==> build 56: inputs <==
Design top, start of the top module:
module top (
  input  logic        clk,
  input  logic        rst_n,
  input  logic [15:0] setpoint,
  input  logic [15:0] feedback,
  input  logic [15:0] Kp,
  input  logic [15:0] Ki,
  input  logic [15:0] Kd,
  input  logic [15:0] clk_prescaler,
  output logic [15:0] control_signal
);
  pid_controller u_dut (
    .clk(clk),
    .rst_n(rst_n),
    .setpoint(setpoint),
    .feedback(feedback),
    .Kp(Kp),
    .Ki(Ki),
    .Kd(Kd),
    .clk_prescaler(clk_prescaler),
    .control_signal(control_signal)
  );
endmodule
clock: 12.5 ns
lec_check: 0
abc_area: 1
cap_margin: 20
cell_pad_in_sites_global_placement: 1
core_aspect_ratio: 0.5
core_margin: 2
core_utilization: 40
cts_cluster_diameter: 329
cts_cluster_size: 100
place_density: 0.78
slew_margin: 20
tns_end_percent: 10
run.sh (not shown) runs the stock make flow with config.mk's settings and CLKGATE_MAP_FILE=.
==> trial 67 (differences from build 56) <==
Settings changed: CELL_PAD_IN_SITES_GLOBAL_PLACEMENT 1 to not set, CORE_ASPECT_RATIO 0.5 to not set, CORE_UTILIZATION 40 to 65, CTS_CLUSTER_DIAMETER 329 to 375, PLACE_DENSITY 0.78 to not set.
==> flow/constraint.sdc (replaced) <==
create_clock -name core_clock -period 7.44 [get_ports {clk}]
set_input_delay 1.4880 -clock core_clock [delete_from_list [all_inputs] [get_ports {clk}]]
set_output_delay 1.4880 -clock core_clock [all_outputs]
set_load 0.01 [all_outputs]
==> run summary <==
Outcome - complete, no violations
Plain + repair buffers - 127
Post CTS Setup Buffer Count - 0
R2R cell count - 37
Period utilization - 92.0%
the above is filed under build 56

==> run summary <==
NonClk Buf Share - 15.1%
Fail Reasons - negative setup slack
Period utilization - 126%
Setup violations, final - 12
Plain + repair buffers - 408
R2R cell count - 34
Outcome - failed layout checks
WS Path Type - in2reg
Top delay family on crit path - adder cells
Final worst slack - -1.97 ns
the above is filed under trial 67


==> job 5810: inputs <==
top again, from the RTL that the note above started with.
make LEC_CHECK=0 ABC_AREA=0 CAP_MARGIN=35 CELL_PAD_IN_SITES_DETAIL_PLACEMENT=0 CELL_PAD_IN_SITES_GLOBAL_PLACEMENT=0 CORE_MARGIN=8 CORE_UTILIZATION=53 CTS_CLUSTER_DIAMETER=230 CTS_CLUSTER_SIZE=52 GPL_ROUTABILITY_DRIVEN=1 GPL_TIMING_DRIVEN=0 HOLD_SLACK_MARGIN=0.11 MAX_ROUTING_LAYER=met4 MIN_ROUTING_LAYER=met1 PLACE_DENSITY_LB_ADDON=0.1 SETUP_SLACK_MARGIN=3.22 SLEW_MARGIN=30 finish   # period 16.2 ns
==> job 1286: changes against job 5810 <==
==> flow/config.mk (replaced) <==
export PLATFORM = sky130hd
export DESIGN_NAME = top
export DESIGN_NICKNAME = top
export VERILOG_FILES = /design/flow/design.v
export SDC_FILE = /design/flow/constraint.sdc
export NUM_CORES = 4
export LEC_CHECK = 0
export ABC_AREA = 1
export CAP_MARGIN = 20
export CORE_MARGIN = 2
export CORE_UTILIZATION = 70
export CTS_CLUSTER_DIAMETER = 354
export CTS_CLUSTER_SIZE = 15
export MAX_ROUTING_LAYER = met4
export SLEW_MARGIN = 20
==> flow/constraint.sdc (replaced) <==
create_clock -name core_clock -period 5.38 [get_ports {clk}]
set_input_delay 1.0760 -clock core_clock [delete_from_list [all_inputs] [get_ports {clk}]]
set_output_delay 1.0760 -clock core_clock [all_outputs]
set_load 0.01 [all_outputs]
==> job 5337: changes against job 5810 <==
==> flow/config.mk (replaced) <==
export PLATFORM = sky130hd
export DESIGN_NAME = top
export DESIGN_NICKNAME = top
export VERILOG_FILES = /design/flow/design.v
export SDC_FILE = /design/flow/constraint.sdc
export NUM_CORES = 4
export LEC_CHECK = 0
export CAP_MARGIN = 20
export CORE_MARGIN = 2
export CORE_UTILIZATION = 65
export SLEW_MARGIN = 20
export TNS_END_PERCENT = 5
==> flow/constraint.sdc (replaced) <==
create_clock -name core_clock -period 9.91 [get_ports {clk}]
set_input_delay 1.9820 -clock core_clock [delete_from_list [all_inputs] [get_ports {clk}]]
set_output_delay 1.9820 -clock core_clock [all_outputs]
set_load 0.01 [all_outputs]
==> job 9584: changes against job 5810 <==
==> flow/config.mk (replaced) <==
export PLATFORM = sky130hd
export DESIGN_NAME = top
export DESIGN_NICKNAME = top
export VERILOG_FILES = /design/flow/design.v
export SDC_FILE = /design/flow/constraint.sdc
export NUM_CORES = 4
export LEC_CHECK = 0
export CAP_MARGIN = 20
export CORE_MARGIN = 2
export CORE_UTILIZATION = 40
export SLEW_MARGIN = 20
==> flow/constraint.sdc (replaced) <==
create_clock -name core_clock -period 12.2 [get_ports {clk}]
set_input_delay 2.4400 -clock core_clock [delete_from_list [all_inputs] [get_ports {clk}]]
set_output_delay 2.4400 -clock core_clock [all_outputs]
set_load 0.01 [all_outputs]
==> results <==
Fill cells: job 5810 2,640; job 9584 4,019; job 5337 1,868; job 1286 -
Total number of nets in the final design: job 5810 2,605; job 9584 2,610; job 5337 2,664; job 1286 -
Final wirelength: job 5810 47,700 um; job 9584 42,000 um; job 5337 41,500 um; job 1286 -
Hold Slack: job 5810 0.503 ns; job 9584 0.504 ns; job 5337 0.505 ns; job 1286 -
Slew at the pin closest to its max-slew limit: job 5810 0.904 ns; job 9584 0.817 ns; job 5337 0.692 ns; job 1286 -
Per-cell via count in the routed design: job 5810 5.35; job 9584 4.83; job 5337 5.38; job 1286 -
Detailed route wirelength on metal2: job 5810 22,900 um; job 9584 21,200 um; job 5337 21,300 um; job 1286 -
Status: job 5810 complete, no violations; job 9584 complete, no violations; job 5337 finished with violations; job 1286 did not finish
Stage where the flow stopped: job 5810 -; job 9584 -; job 5337 -; job 1286 global routing (5_1_grt)
Violated checks: job 5810 -; job 9584 -; job 5337 setup timing; job 1286 -
Netlist area before placement: job 5810 16,900 um2; job 9584 16,900 um2; job 5337 16,900 um2; job 1286 18,000 um2
# Max-Cap Violations: job 5810 0; job 9584 0; job 5337 0; job 1286 -
Synth Area in Adders: job 5810 49.1%; job 9584 49.1%; job 5337 49.1%; job 1286 46.3%
Post-Place Cells: job 5810 2,368; job 9584 2,539; job 5337 2,376; job 1286 3,131
Worst hold-check path type: job 5810 flop to flop; job 9584 flop to flop; job 5337 flop to flop; job 1286 -
Non-clk invs: job 5810 411; job 9584 411; job 5337 411; job 1286 -
Layout clock buffers: job 5810 11; job 9584 9; job 5337 10; job 1286 -
Remaining routing DRC violations: job 5810 0; job 9584 0; job 5337 0; job 1286 -
Gp weighted congestion: job 5810 0.921; job 9584 0.887; job 5337 0.923; job 1286 0.998
Xor-xnor portion of the synthesized cell area: job 5810 9.44%; job 9584 9.44%; job 5337 9.44%; job 1286 3.95%
Clock latency on the worst-skew pair: job 5810 0.36 ns; job 9584 0.37 ns; job 5337 0.35 ns; job 1286 -
Met3 wire length: job 5810 3390 um; job 9584 1830 um; job 5337 2570 um; job 1286 -
Stage-log warning count: job 5810 27; job 9584 26; job 5337 31; job 1286 -

==> job 3418: inputs <==
Starting RTL as in the previous note.
make LEC_CHECK=0 CAP_MARGIN=15 CORE_MARGIN=2 CORE_UTILIZATION=68 CTS_CLUSTER_SIZE=21 SETUP_SLACK_MARGIN=-0.5 SLEW_MARGIN=20 finish   # period 5.3 ns
==> job 2709 (differences from job 3418) <==
- CAP_MARGIN: 15 -> 20
- CORE_UTILIZATION: 68 -> 72
- CTS_CLUSTER_DIAMETER: default -> 90
- CTS_CLUSTER_SIZE: 21 -> default
- PLACE_DENSITY_LB_ADDON: default -> 0.27
- SETUP_SLACK_MARGIN: -0.5 -> default
- TNS_END_PERCENT: default -> 5
==> flow/constraint.sdc (replaced) <==
create_clock -name core_clock -period 9.91 [get_ports {clk}]
set_input_delay 1.9820 -clock core_clock [delete_from_list [all_inputs] [get_ports {clk}]]
set_output_delay 1.9820 -clock core_clock [all_outputs]
set_load 0.01 [all_outputs]
==> job 2536 (differences from job 3418) <==
- CAP_MARGIN: 15 -> 20
- CORE_UTILIZATION: 68 -> 59
- CTS_CLUSTER_SIZE: 21 -> default
- SETUP_SLACK_MARGIN: -0.5 -> 2.3
==> flow/constraint.sdc (replaced) <==
create_clock -name core_clock -period 9.09 [get_ports {clk}]
set_input_delay 1.8180 -clock core_clock [delete_from_list [all_inputs] [get_ports {clk}]]
set_output_delay 1.8180 -clock core_clock [all_outputs]
set_load 0.01 [all_outputs]
==> results <==
Job 3418 completed and failed the layout checks on setup timing. Job 2536 finished but failed the layout checks on setup timing. Job 2709 ran to the end with violations: setup timing. Of job 3418 and job 2709, job 3418 has the higher cell count (gap about 5%, measured against job 2709). The highest wire length belongs to job 3418, the lowest to job 2536. Between job 3418 and job 2709, the lower global-route usage is in job 3418 (gap 1.1 points).
==> figures <==
Total number of vias: job 3418 15372; job 2536 13334; job 2709 14263
Post-route clock period utilization: job 3418 1.94; job 2536 1.19; job 2709 1.12
Run status: job 3418 failed layout checks; job 2536 failed layout checks; job 2709 failed layout checks
Reasons for failing layout checks: job 3418 setup timing; job 2536 setup timing; job 2709 setup timing
Setup_tns: job 3418 -61.99 ns; job 2536 -5.76 ns; job 2709 -2.52 ns
Metal1 wirelength: job 3418 20.0 mm; job 2536 17.5 mm; job 2709 16.4 mm
Final wirelength: job 3418 62.3 mm; job 2536 45.3 mm; job 2709 50.9 mm
Count of routing violations after the opening detailed-route iteration: job 3418 1687; job 2536 697; job 2709 1279
Count of clock buffers in the final design: job 3418 10; job 2536 9; job 2709 10

==> run E <==
top again, from the RTL that the note above started with.
## top
module top (
  input  logic        clk,
  input  logic        rst_n,
  input  logic [15:0] setpoint,
  input  logic [15:0] feedback,
  input  logic [15:0] Kp,
  input  logic [15:0] Ki,
  input  logic [15:0] Kd,
  input  logic [15:0] clk_prescaler,
  output logic [15:0] control_signal
);
clock: 12.5 ns
lec_check: 0
abc_area: 1
cap_margin: 20
core_aspect_ratio: 1.57
core_margin: 6
core_utilization: 40
gpl_routability_driven: 0
place_density_lb_addon: 0.15
slew_margin: 20
tns_end_percent: 80
==> run R (differences from run E) <==
ABC_AREA = default   (was 1)
CAP_MARGIN = 10   (was 20)
CORE_ASPECT_RATIO = default   (was 1.57)
CORE_MARGIN = 2   (was 6)
CTS_CLUSTER_SIZE = 82   (was default)
GPL_ROUTABILITY_DRIVEN = default   (was 0)
PLACE_DENSITY_LB_ADDON = default   (was 0.15)
TNS_END_PERCENT = default   (was 80)
==> flow/constraint.sdc (replaced) <==
create_clock -name core_clock -period 13.6 [get_ports {clk}]
set_input_delay 2.7200 -clock core_clock [delete_from_list [all_inputs] [get_ports {clk}]]
set_output_delay 2.7200 -clock core_clock [all_outputs]
set_load 0.01 [all_outputs]
==> comparison <==
- Run E ran to the end with no violations. Run R went through all stages and came out clean.
- Sequential share of layout area: run E is lower than run R (0.39 points).
- Critical path depth: run E is higher than run R (2).
- Against run R, the clock skew of run E is higher by 0.016 ns.
- Non-clock buffer count: run R is higher than run E (27).
- Final area: run E is larger than run R (about 5%).
- In count of clock-buffer cells in the layout, run E and run R do not differ.
- Of run E and run R, run E has the higher die size (gap about 14%, measured against run R).
- In run R the synthesized cell count is smaller than in run E, by about 23%.
- Via count: run E is larger than run R (25%).
==> figures <==
quantity                                                                              run R                    run E
Run status                                                          complete, no violations  complete, no violations
Worst Setup SP                                                                  feedback[1]              feedback[0]
Detailed Routing Iterations Pass 1                                                        5                        7
Number of buffers outside the clock class in the layout                                 157                      130
Logic share of the area                                                              70.90%                   68.38%
Required time worst endpoint                                                       13.85 ns                 12.78 ns
HPWL Detailed                                                                     34,340 µm                46,250 µm
Fillers                                                                               4,101                    4,598
Final worst-path cycle share                                                         96.45%                   90.64%
Total via count in the routed design                                                 12,208                   15,261
Tap Cells                                                                               539                      588
Fraction of area in registers                                                        8.488%                   8.094%
Global-route wire length before repair                                            69,630 µm                86,370 µm
Mux area share                                                                       1.212%                       0%
Area of all placed cells without fillers                                         19,180 µm²               20,100 µm²
Met3 wire len                                                                       1621 µm                  1641 µm
FF-to-FF Start                                                        u_dut.prev_error_s[0]    u_dut.prev_error_s[2]
Post-synthesis share of cell area spent on and-or and or-and gates                   4.441%                   3.777%
Worst Skew                                                                      0.005989 ns               0.02201 ns
Worst reg-to-reg setup slack                                                        4.03 ns                  4.68 ns

==> 06-19: inputs <==
==> flow/design.v <==
`timescale 1ns / 1ps
module pid_controller(
    input  logic        clk,
    input  logic        rst_n,
    input  logic [15:0] setpoint,
    input  logic [15:0] feedback,
    input  logic [15:0] Kp,
    input  logic [15:0] Ki,
    input  logic [15:0] Kd,
    input  logic [15:0] clk_prescaler,
    output logic [15:0] control_signal
);
    logic signed [16:0]  error_s;         
    logic signed [16:0]  prev_error_s;
    logic signed [31:0]  integral_s;      
    logic signed [31:0]  derivative_s;
    logic [15:0] clk_divider;
    logic        sampling_flag;
    logic signed [31:0] kp_mul, ki_mul;
    logic signed [31:0] kd_mul;
    logic signed [31:0] control_calc;
    always_ff @(posedge clk or negedge rst_n) begin
        if (!rst_n) begin
            clk_divider    <= 16'h0000;
            sampling_flag  <= 1'b0;
        end else if (clk_divider == clk_prescaler) begin
            clk_divider    <= 16'h0000;
            sampling_flag  <= 1'b1;
        end else begin
            clk_divider    <= clk_divider + 16'd1;
            sampling_flag  <= 1'b0;
        end
    end
    always_comb begin
        error_s = $signed({1'b0, setpoint}) - $signed({1'b0, feedback});
        kp_mul = $signed({1'b0, Kp}) * error_s;
        ki_mul = $signed({1'b0, Ki}) * error_s;
        kd_mul = $signed({1'b0, Kd}) * (error_s - prev_error_s);
        control_calc = kp_mul + integral_s + kd_mul;
    end
    always_ff @(posedge clk or negedge rst_n) begin
        if (!rst_n) begin
            prev_error_s   <= '0;
            integral_s     <= '0;
            derivative_s   <= '0;
            control_signal <= 16'h0000;
        end else if (sampling_flag) begin
            integral_s   <= integral_s + ki_mul;
            derivative_s <= kd_mul;
            control_signal <= control_calc[15:0];
            prev_error_s <= error_s;
        end
    end
endmodule
`timescale 1ns/1ps
module top (
  input  logic        clk,
  input  logic        rst_n,
  input  logic [15:0] setpoint,
  input  logic [15:0] feedback,
  input  logic [15:0] Kp,
  input  logic [15:0] Ki,
  input  logic [15:0] Kd,
  input  logic [15:0] clk_prescaler,
  output logic [15:0] control_signal
);
  pid_controller u_dut (
    .clk(clk),
    .rst_n(rst_n),
    .setpoint(setpoint),
    .feedback(feedback),
    .Kp(Kp),
    .Ki(Ki),
    .Kd(Kd),
    .clk_prescaler(clk_prescaler),
    .control_signal(control_signal)
  );
endmodule
==> flow/run.sh <==
#!/bin/bash
# the make line also repeats each setting of config.mk as NAME=value (left out here)
make -C /OpenROAD-flow-scripts/flow DESIGN_CONFIG=/design/flow/config.mk WORK_HOME=/design/flow/orfs CLKGATE_MAP_FILE= finish
==> flow/config.mk <==
export PLATFORM = sky130hd
export DESIGN_NAME = top
export DESIGN_NICKNAME = top
export VERILOG_FILES = /design/flow/design.v
export SDC_FILE = /design/flow/constraint.sdc
export NUM_CORES = 4
export LEC_CHECK = 0
export ABC_AREA = 1
export CAP_MARGIN = 20
export CELL_PAD_IN_SITES_GLOBAL_PLACEMENT = 3
export CORE_ASPECT_RATIO = 0.5
export CORE_MARGIN = 2
export CORE_UTILIZATION = 40
export CTS_CLUSTER_DIAMETER = 329
export CTS_CLUSTER_SIZE = 100
export GPL_ROUTABILITY_DRIVEN = 0
export PLACE_DENSITY = 0.78
export SETUP_SLACK_MARGIN = -1.24
export SLEW_MARGIN = 0
export TNS_END_PERCENT = 10
==> flow/constraint.sdc <==
create_clock -name core_clock -period 12.5 [get_ports {clk}]
set_input_delay 2.5000 -clock core_clock [delete_from_list [all_inputs] [get_ports {clk}]]
set_output_delay 2.5000 -clock core_clock [all_outputs]
set_load 0.01 [all_outputs]
==> 09-06 (differences from 06-19) <==
ABC_AREA = unset   (was 1)
CELL_PAD_IN_SITES_GLOBAL_PLACEMENT = unset   (was 3)
CORE_ASPECT_RATIO = unset   (was 0.5)
CORE_UTILIZATION = 61   (was 40)
CTS_CLUSTER_DIAMETER = unset   (was 329)
GPL_ROUTABILITY_DRIVEN = unset   (was 0)
PLACE_DENSITY = unset   (was 0.78)
SETUP_SLACK_MARGIN = unset   (was -1.24)
SLEW_MARGIN = 20   (was 0)
TNS_END_PERCENT = unset   (was 10)
==> flow/constraint.sdc (replaced) <==
create_clock -name core_clock -period 13.6 [get_ports {clk}]
set_input_delay 2.7200 -clock core_clock [delete_from_list [all_inputs] [get_ports {clk}]]
set_output_delay 2.7200 -clock core_clock [all_outputs]
set_load 0.01 [all_outputs]
==> 01-04 (differences from 06-19) <==
CELL_PAD_IN_SITES_GLOBAL_PLACEMENT = unset   (was 3)
CORE_ASPECT_RATIO = unset   (was 0.5)
CORE_UTILIZATION = 72   (was 40)
CTS_CLUSTER_DIAMETER = 375   (was 329)
CTS_CLUSTER_SIZE = 99   (was 100)
GPL_ROUTABILITY_DRIVEN = unset   (was 0)
PLACE_DENSITY = 0.8   (was 0.78)
SETUP_SLACK_MARGIN = unset   (was -1.24)
SLEW_MARGIN = 20   (was 0)
TNS_END_PERCENT = unset   (was 10)
==> flow/constraint.sdc (replaced) <==
create_clock -name core_clock -period 3.57 [get_ports {clk}]
set_input_delay 0.7140 -clock core_clock [delete_from_list [all_inputs] [get_ports {clk}]]
set_output_delay 0.7140 -clock core_clock [all_outputs]
set_load 0.01 [all_outputs]
==> results.json <==
{
  "outcome": "complete, no violations",
  "sh_comb_area_pct": 68.3,
  "topCellsByArea": "fa_1, ha_1, inv_1",
  "wl_met3_um": 3410,
  "fmax_mhz": 89.1,
  "buffer_area_share_pct": 6.57,
  "r2r-start": "u_dut.prev_error_s[0]",
  "startpoint_type": "input port",
  "r2r_slack_ps": 4690,
  "synthTopCellsByCount": "inv_1, nand2_1, fa_1",
  "cp.depth": 45,
  "root_buffer": "clkbuf_16",
  "cp_top_family": "adder cells"
}
[end of results for 06-19]
==> results.json <==
{
  "die_area_um2": 26200,
  "synthTopCellsByCount": "inv_1, nand2_1, fa_1",
  "topCellsByArea": "fa_1, ha_1, inv_1",
  "syn_inst": 2415,
  "stop_stage": "clock tree synthesis (4_1_cts)",
  "outcome": "did not finish",
  "error": "[ERROR DPL-0033] detailed placement checks failed during check placement.",
  "ff_type": "dfrtp_1"
}
[end of results for 01-04]
==> results.json <==
{
  "outcome": "complete, no violations",
  "buffer_area_share_pct": 7.70,
  "nets": 2547,
  "cp.depth": 41,
  "logic_family": "adder cells",
  "topCellsByArea": "fa_1, ha_1, dfrtp_1",
  "r2r_slack_ps": 4270,
  "cp_top_family": "adder cells",
  "fmax_mhz": 77.4,
  "synthTopCellsByCount": "inv_1, fa_1, nand2_1",
  "r2r-start": "u_dut.prev_error_s[0]"
}
[end of results for 09-06]
